Setup of build 36:
Design CPU, start of the top module:
module CPU(
    input               clk         ,
    input               rstn        ,
    input               rf_dcp_rd   ,
    input [4:0]         rf_addr     ,
    output reg [31:0]   rf_out      ,
    output [7:0]        imem_addr   ,
    input [31:0]        imem_rdata  ,
    output [7:0]        dmem_addr   ,
    output [31:0]       dmem_wdata  ,
    output              dmem_we     ,
    input [31:0]        dmem_rdata  ,
    output              stop
    );
Size: roughly 7300 cells after synthesis, about 1500 flip-flops, ~150 I/O pins.
==> flow/config.mk <==
export PLATFORM = sky130hd
export DESIGN_NAME = CPU
export DESIGN_NICKNAME = CPU
export VERILOG_FILES = /design/flow/design.v
export SDC_FILE = /design/flow/constraint.sdc
export NUM_CORES = 4
export LEC_CHECK = 0
export CAP_MARGIN = 20
export CORE_MARGIN = 2
export CORE_UTILIZATION = 61
export CTS_CLUSTER_DIAMETER = 27
export CTS_CLUSTER_SIZE = 14
export SETUP_SLACK_MARGIN = 1.82
export SLEW_MARGIN = 20
==> flow/constraint.sdc <==
create_clock -name core_clock -period 6.87 [get_ports {clk}]
set_input_delay 1.3740 -clock core_clock [delete_from_list [all_inputs] [get_ports {clk}]]
set_output_delay 1.3740 -clock core_clock [all_outputs]
set_load 0.01 [all_outputs]
run.sh (not shown) runs the stock make flow with config.mk's settings and CLKGATE_MAP_FILE=.
The layout from build 36, despite a flow that completed every stage, fails the layout checks, with the failing checks listed as setup timing.
#### Input delta (build 5 over build 36)
- swapping 1.82 for 1.66 in SETUP_SLACK_MARGIN
- clearing CTS_CLUSTER_SIZE, which used to be 14
- swapping 61 for 40 in CORE_UTILIZATION
- clearing CTS_CLUSTER_DIAMETER, which used to be 27
- swapping 6.87 for 10.2 in the clock period (ns, I/O delays scaled along)
Notes after the runs:
Build 5 finished every step from synthesis to the final layout, and the layout passed the timing, DRC and antenna checks. Fmax: build 5 vs build 36 down about 8%. Per the comparison of build 5 with build 36, proportion of cell area occupied by multi-input gates higher; final cell count without fillers higher; cell count after placement higher; number of nets at the end of the flow lower; overall power of the completed layout lower. Of the two values seen for launch point of the critical path, rs1[1] was produced by build 5 and rs1[2] by build 36. Total vias in the final route improves in build 5 relative to build 36. Summary of build 5 over build 36: logic area saw a decrease; design area fell by about 12%.
diff inputs: build 5 => build 87
- SETUP_SLACK_MARGIN: 1.66 -> 1.68
- CORE_UTILIZATION: 40 -> 57
- the clock period (ns, I/O delays scaled along): 10.2 -> 7.05
- Build 87 completed end to end; final checks failed (setup timing).
- Delta (build 87 minus build 5): register fraction of the total cell area went down 2.3 points, total number of clock tree sinks held, number of non-clock buffers went up 436, share of the final layout cell area in multi-input gates went down 0.47 points.
The inputs of build 1 differ from those of build 87 as listed below.
- CORE_UTILIZATION now 66, was 57
- CTS_CLUSTER_SIZE now 41, previously not set
- MAX_ROUTING_LAYER now met4, previously not set
- TNS_END_PERCENT now 5, previously not set
- CTS_CLUSTER_DIAMETER now 28, previously not set
==> results <==
- The flow ended early for build 1: it failed with a tool error in 5_1_grt.
- Build 1 vs. build 87: floorplan die width went down by 7.0%.
- Of build 87 and build 1, the lower cell count after placement belongs to build 1.
- Compared to build 87, build 1 has sum of net half-perimeters after detailed placement 6600 um higher.
- Build 1 vs build 87 — number of core rows dropped 7.4%.
- Build 1 — die area 19000 um^2 lower, build 87 as reference
- When build 1 is measured against build 87, its placeable core region turns out 14% lower.
- Of build 87 and build 1, the lower die boundary height belongs to build 1.
- In the metrics for build 87 and build 1, the one carrying the lower worst slack at placement is build 87.

CPU again, from the RTL that the note above started with.
Settings: LEC_CHECK=0, ABC_AREA=1, CAP_MARGIN=0, CORE_MARGIN=2, CORE_UTILIZATION=72, CTS_CLUSTER_DIAMETER=319, CTS_CLUSTER_SIZE=14, HOLD_SLACK_MARGIN=0.3, PLACE_DENSITY_LB_ADDON=0.15, SETUP_SLACK_MARGIN=1.17, SLEW_MARGIN=20; clock period 4.11 ns.
The first run ended with an error in global routing (5_1_grt) (GRT-0232).
Change:
Settings changed: ABC_AREA 1 to unset, CAP_MARGIN 0 to 20, CORE_UTILIZATION 72 to 61, CTS_CLUSTER_DIAMETER 319 to unset, CTS_CLUSTER_SIZE 14 to unset, HOLD_SLACK_MARGIN 0.3 to unset, PLACE_DENSITY_LB_ADDON 0.15 to unset, SETUP_SLACK_MARGIN 1.17 to unset.
Clock period 4.11 ns to 8.28 ns, I/O delays scaled along.
Result: With this change the flow completed with no timing, DRC or antenna violations. Synthesized cell count fell by 23%. Die area increases by about 17%. Synthesized area falls by about 0.8%.
Change:
Settings changed: CORE_UTILIZATION 61 to 23, CTS_CLUSTER_SIZE set to 59, SLEW_MARGIN 20 to 25.
Clock period 8.28 ns to 10.5 ns, I/O delays scaled along.
Effect:
- The new run finished with timing, DRC and antenna clean
- total power decreases by 19%
- cell area increases by about 3.6%
- clock skew increases by 17 ps
- synthesized cell count stays the same
- via count decreases by 3.5%
- die size increases to 2.6 times its value
- global-route usage decreases by 28 points
- setup slack gets better by 94 ps
Change:
Settings changed: CORE_UTILIZATION 23 to 40, CTS_CLUSTER_SIZE 59 to unset, SLEW_MARGIN 25 to 20.
Outcome: The new run finished clean; design area drops by 2.7%; via count climbs by 0.61%; utilization climbs by 19 points; setup slack got worse by 41 ps.
Change:
Settings changed: ABC_AREA set to 1, CORE_ASPECT_RATIO set to 1.55, GPL_TIMING_DRIVEN set to 0, HOLD_SLACK_MARGIN set to 0.16, MAX_ROUTING_LAYER set to met4, MIN_ROUTING_LAYER set to met2, PLACE_DENSITY_LB_ADDON set to 0.16, TNS_END_PERCENT set to 95.
What happened: The changed run did not get past global routing (5_1_grt) on GRT-0116. Die size increases slightly. Area after synthesis came out higher slightly. Synthesized cell count came out higher by a quarter to a third.
Change:
Settings changed: ABC_AREA 1 to unset, CORE_ASPECT_RATIO 1.55 to unset, CORE_UTILIZATION 40 to 57, GPL_TIMING_DRIVEN 0 to unset, HOLD_SLACK_MARGIN 0.16 to unset, MAX_ROUTING_LAYER met4 to unset, MIN_ROUTING_LAYER met2 to unset, PLACE_DENSITY_LB_ADDON 0.16 to unset, SETUP_SLACK_MARGIN set to 1.82, TNS_END_PERCENT 95 to unset.
Clock period 10.5 ns to 6.87 ns, I/O delays scaled along.
Now the flow completed, yet does not pass: setup timing.
Die area shrinks by 30%.
Synthesized area shrinks by 0.83%.
Synthesized cell count shrinks by 23%.

Setup of job 7702:
CPU again, from the RTL that the note above started with.
==> flow/config.mk <==
export PLATFORM = sky130hd
export DESIGN_NAME = CPU
export DESIGN_NICKNAME = CPU
export VERILOG_FILES = /design/flow/design.v
export SDC_FILE = /design/flow/constraint.sdc
export NUM_CORES = 4
export LEC_CHECK = 0
export ABC_AREA = 1
export CAP_MARGIN = 20
export CORE_ASPECT_RATIO = 0.5
export CORE_MARGIN = 2
export CORE_UTILIZATION = 64
export CTS_CLUSTER_DIAMETER = 353
export CTS_CLUSTER_SIZE = 98
export HOLD_SLACK_MARGIN = 0.3
export PLACE_DENSITY = 0.35
export SETUP_SLACK_MARGIN = 1.68
export SLEW_MARGIN = 20
export TNS_END_PERCENT = 10
==> flow/constraint.sdc <==
create_clock -name core_clock -period 5.73 [get_ports {clk}]
set_input_delay 1.1460 -clock core_clock [delete_from_list [all_inputs] [get_ports {clk}]]
set_output_delay 1.1460 -clock core_clock [all_outputs]
set_load 0.01 [all_outputs]
The flow ended early for job 7702: it failed with a tool error in detailed placement (3_5_place_dp).
What job 647 does differently from job 7702 at the input level:
Settings: HOLD_SLACK_MARGIN removed (was 0.3); CTS_CLUSTER_DIAMETER removed (was 353); PLACE_DENSITY_LB_ADDON newly set to 0.25; TNS_END_PERCENT removed (was 10); CORE_UTILIZATION changed from 64 to 70; SETUP_SLACK_MARGIN removed (was 1.68); CORE_ASPECT_RATIO removed (was 0.5); ABC_AREA removed (was 1); PLACE_DENSITY removed (was 0.35); CTS_CLUSTER_SIZE removed (was 98); the clock period (ns, I/O delays scaled along) changed from 5.73 to 6.51.
Results
What ended job 647 was a tool error in global routing (5_1_grt); the run never finished. Job 647: area reported by Yosys stat is 0.83% lower than what job 7702 reported. The final reports for job 647 and job 7702 show final weighted congestion of routability-driven global placement higher in the former. Any difference in number of top-level pins between job 647 and job 7702 is small enough to ignore. Count of cell types in the netlist is higher on job 647. What job 7702 reported for area of the core region has to be multiplied by 0.913 to get the figure for job 647. Job 647 vs. job 7702: total die area dropped about 9%, average footprint of a synthesized cell now larger. Synthesized cell count in job 647 is 23% lower than in job 7702.
Inputs modified between job 647 and job 9119:
Settings: PLACE_DENSITY_LB_ADDON removed (was 0.25); CORE_UTILIZATION changed from 70 to 61; CTS_CLUSTER_SIZE newly set to 14; the clock period (ns, I/O delays scaled along) changed from 6.51 to 6.52.
Notes after the runs:
- Of job 647 and job 9119, only job 647 never reached the final stage.
- [job 9119] flow finished | final checks: failed | reasons: negative setup slack
- Reported for job 9119 and job 647, sequential fraction of the synthesis area turned out identical to the last digit.
- Higher horizontal die size among job 9119 and job 647: job 9119
- Clock buffer count from CTS was lower in job 647 than in job 9119.
- Re share of synthesized cell area in full adder, half adder and majority cells: no difference whatsoever between job 647 and job 9119.
- Job 9119 against job 647: post-placement cell area shows an increase of 0.40%, sum of net half-perimeters after detailed placement shows an increase of 1.7%, chip area shows an increase of about 15%.
Input-level comparison between job 2694 and job 9119:
Settings: putting MAX_ROUTING_LAYER at met4 where nothing was set; swapping 61 for 66 in CORE_UTILIZATION; putting CTS_CLUSTER_DIAMETER at 32 where nothing was set.
- Status: job 2694 FAILED at global routing (5_1_grt) (tool error)
- Job 9119 completed end to end; final checks failed (negative setup slack).
- As far as number of buffers inserted by port buffering goes, job 2694 and job 9119 are indistinguishable; the numbers are identical.
- Side by side, die outline width turned out lower in job 2694 than in job 9119.
- Diff job 9119 -> job 2694: cell count after placement -222, vertical die dimension decreased 14 um.
- Job 2694 vs job 9119, core outline area went down by about 8%.
- Of job 2694 and job 9119, it is job 2694 that has the lower area after detailed placement.
- In the tables for job 2694 and job 9119, final weighted congestion in routability-driven placement reads higher with job 2694.
- Compared to job 9119, job 2694 has floorplan core density 5.5 points higher.
- Job 2694 vs. job 9119: chip area went down by 7.5%.
- On job 2694: worst setup slack before clock tree synthesis is 0.29 ns higher than what job 9119 gave.

## try-ember
CPU again, from the RTL that the note above started with.
clock: 4.11 ns
lec_check: 0
abc_area: 1
cap_margin: 20
core_margin: 2
core_utilization: 72
cts_cluster_diameter: 319
place_density_lb_addon: 0.06
setup_slack_margin: 0.61
slew_margin: 20
Status(try-ember) = ERROR, stage = global routing
### try-ember -> try-sierra
- CTS_CLUSTER_DIAMETER no longer set, was 319
- CORE_UTILIZATION now 62, was 72
- ABC_AREA no longer set, was 1
- PLACE_DENSITY_LB_ADDON no longer set, was 0.06
- CTS_CLUSTER_SIZE now 98, previously not set
- SETUP_SLACK_MARGIN no longer set, was 0.61
- the clock period (ns, I/O delays scaled along) now 5.73, was 4.11
==> results <==
No crash in try-sierra: every stage finished, but the layout fails its final checks due to negative setup slack. Number of clock buffers inserted by TritonCTS: try-sierra higher than try-ember. Diff try-ember -> try-sierra: area share of xor/xnor cells in the synthesized design rose 0.29 points; count of cell types in the netlist has increased; fraction of registers with async set or reset after synthesis neither gained nor lost much; area of the die increased 17000 um^2.
### try-sierra -> try-fjord
- CORE_UTILIZATION changed from 62 to 40
- CTS_CLUSTER_SIZE removed (was 98)
- the clock period (ns, I/O delays scaled along) changed from 5.73 to 10.2
--- outcome ---
- Diff try-sierra -> try-fjord: clock share of power rose by 2.6 points; fraction of power consumed by combinational cells -3.7 points.
- try-fjord against try-sierra: die size now sits higher; worst setup slack now larger; share of final layout cell area taken by non-clock buffers decreased 6.2 points; reported leakage power fell by 11%; worst slack at placement rose by 2.90 ns.
- Every stage of the flow completed for try-fjord, and the final layout passed the timing, DRC and antenna checks.

Setup of run A:
CPU again, from the RTL that the note above started with.
export LEC_CHECK = 0
export ABC_AREA = 0
export CAP_MARGIN = 20
export CELL_PAD_IN_SITES_DETAIL_PLACEMENT = 2
export CORE_ASPECT_RATIO = 1.55
export CORE_MARGIN = 2
export CORE_UTILIZATION = 35
export CTS_CLUSTER_DIAMETER = 27
export CTS_CLUSTER_SIZE = 57
export GPL_ROUTABILITY_DRIVEN = 0
export GPL_TIMING_DRIVEN = 0
export MAX_ROUTING_LAYER = met4
export MIN_ROUTING_LAYER = met2
export PLACE_DENSITY_LB_ADDON = 0.16
export SLEW_MARGIN = 0
export TNS_END_PERCENT = 50
create_clock -name core_clock -period 10.5 [get_ports {clk}]
Run A never completed, since it errored out during global routing (5_1_grt).
#### Input delta (run B over run A)
==> flow/config.mk <==
export PLATFORM = sky130hd
export DESIGN_NAME = CPU
export DESIGN_NICKNAME = CPU
export VERILOG_FILES = /design/flow/design.v
export SDC_FILE = /design/flow/constraint.sdc
export NUM_CORES = 4
export LEC_CHECK = 0
export CAP_MARGIN = 20
export CORE_MARGIN = 2
export CORE_UTILIZATION = 67
export CTS_CLUSTER_DIAMETER = 27
export CTS_CLUSTER_SIZE = 14
export MAX_ROUTING_LAYER = met4
export SETUP_SLACK_MARGIN = -0.39
export SLEW_MARGIN = 20
==> flow/constraint.sdc <==
create_clock -name core_clock -period 6.87 [get_ports {clk}]
set_input_delay 1.3740 -clock core_clock [delete_from_list [all_inputs] [get_ports {clk}]]
set_output_delay 1.3740 -clock core_clock [all_outputs]
set_load 0.01 [all_outputs]
Each of run B and run A falls short of a clean finish. Run A got as far as global routing (5_1_grt), where a tool error ended the run. Number of buffers inserted during clock tree synthesis of run B exceeds that of run A by a few percent. Taking run A as 1.0, run B lands at 0.52 on floorplan core area. In run B relative to run A, number of buffers added on ports had gone up slightly. Relative to run A, the count of buffers added by post-CTS timing repair for setup of run B is higher by 15. For xor-xnor portion of the synthesized cell area, run B and run A come out practically identical. Reported for run B and run A, Yosys chip area turned out identical to the last digit. Note that the die size recorded for run A amounts to 1.9 times the value seen in run B. Lower cell total after placement was reported by run B, not run A. Run B gives more starting utilization of the core area than run A did.
For run C, these inputs were changed with respect to run B:
--- a/flow/config.mk
+++ b/flow/config.mk
@@ -10,4 +10,2 @@
-export CORE_UTILIZATION = 67
-export CTS_CLUSTER_DIAMETER = 27
-export CTS_CLUSTER_SIZE = 14
-export MAX_ROUTING_LAYER = met4
+export CORE_UTILIZATION = 66
+export CTS_CLUSTER_SIZE = 44
==> flow/constraint.sdc <==
create_clock -name core_clock -period 7.05 [get_ports {clk}]
set_input_delay 1.4100 -clock core_clock [delete_from_list [all_inputs] [get_ports {clk}]]
set_output_delay 1.4100 -clock core_clock [all_outputs]
set_load 0.01 [all_outputs]
==> results <==
Run C reports a lower placed instance count than run B does.
What ended run C was a tool error in global routing (5_1_grt); the run never finished.
Delta (run C minus run B): area after detailed placement decreased about 0.5%, die size saw an increase, maximum level of the CTS H-tree lost 1, placeable core region rose by about 0.7%.
Diff run B -> run C | number of buffers created by CTS | down by more than half
The following lists how run D was set up differently from run C:
--- a/flow/config.mk
+++ b/flow/config.mk
@@ -8,5 +8,11 @@
-export CAP_MARGIN = 20
-export CORE_MARGIN = 2
-export CORE_UTILIZATION = 66
-export CTS_CLUSTER_SIZE = 44
-export SETUP_SLACK_MARGIN = -0.39
+export ABC_AREA = 1
+export CAP_MARGIN = 0
+export CORE_ASPECT_RATIO = 1.13
+export CORE_MARGIN = 8
+export CORE_UTILIZATION = 51
+export CTS_CLUSTER_DIAMETER = 88
+export CTS_CLUSTER_SIZE = 98
+export GPL_TIMING_DRIVEN = 0
+export MIN_ROUTING_LAYER = met2
+export PLACE_DENSITY_LB_ADDON = 0.03
+export SETUP_SLACK_MARGIN = 0.23
- As for a clean layout from run D and run C, there is none.
- Number of buffers created by CTS ends up lower on run D.
- Taking run C as the reference point, the die width of run D rises by 38 um.
- Across both runs, HPWL after detailed placement was higher for run D than for run C.
- Run D against run C: area after synthesis +650 um^2, fraction of the core area occupied by cells at floorplan -16 points, synthesized cell count +about 30%, total of buffers placed on input and output ports -1.
Power figures rest on the tool's default switching activity, not on a simulated workload.
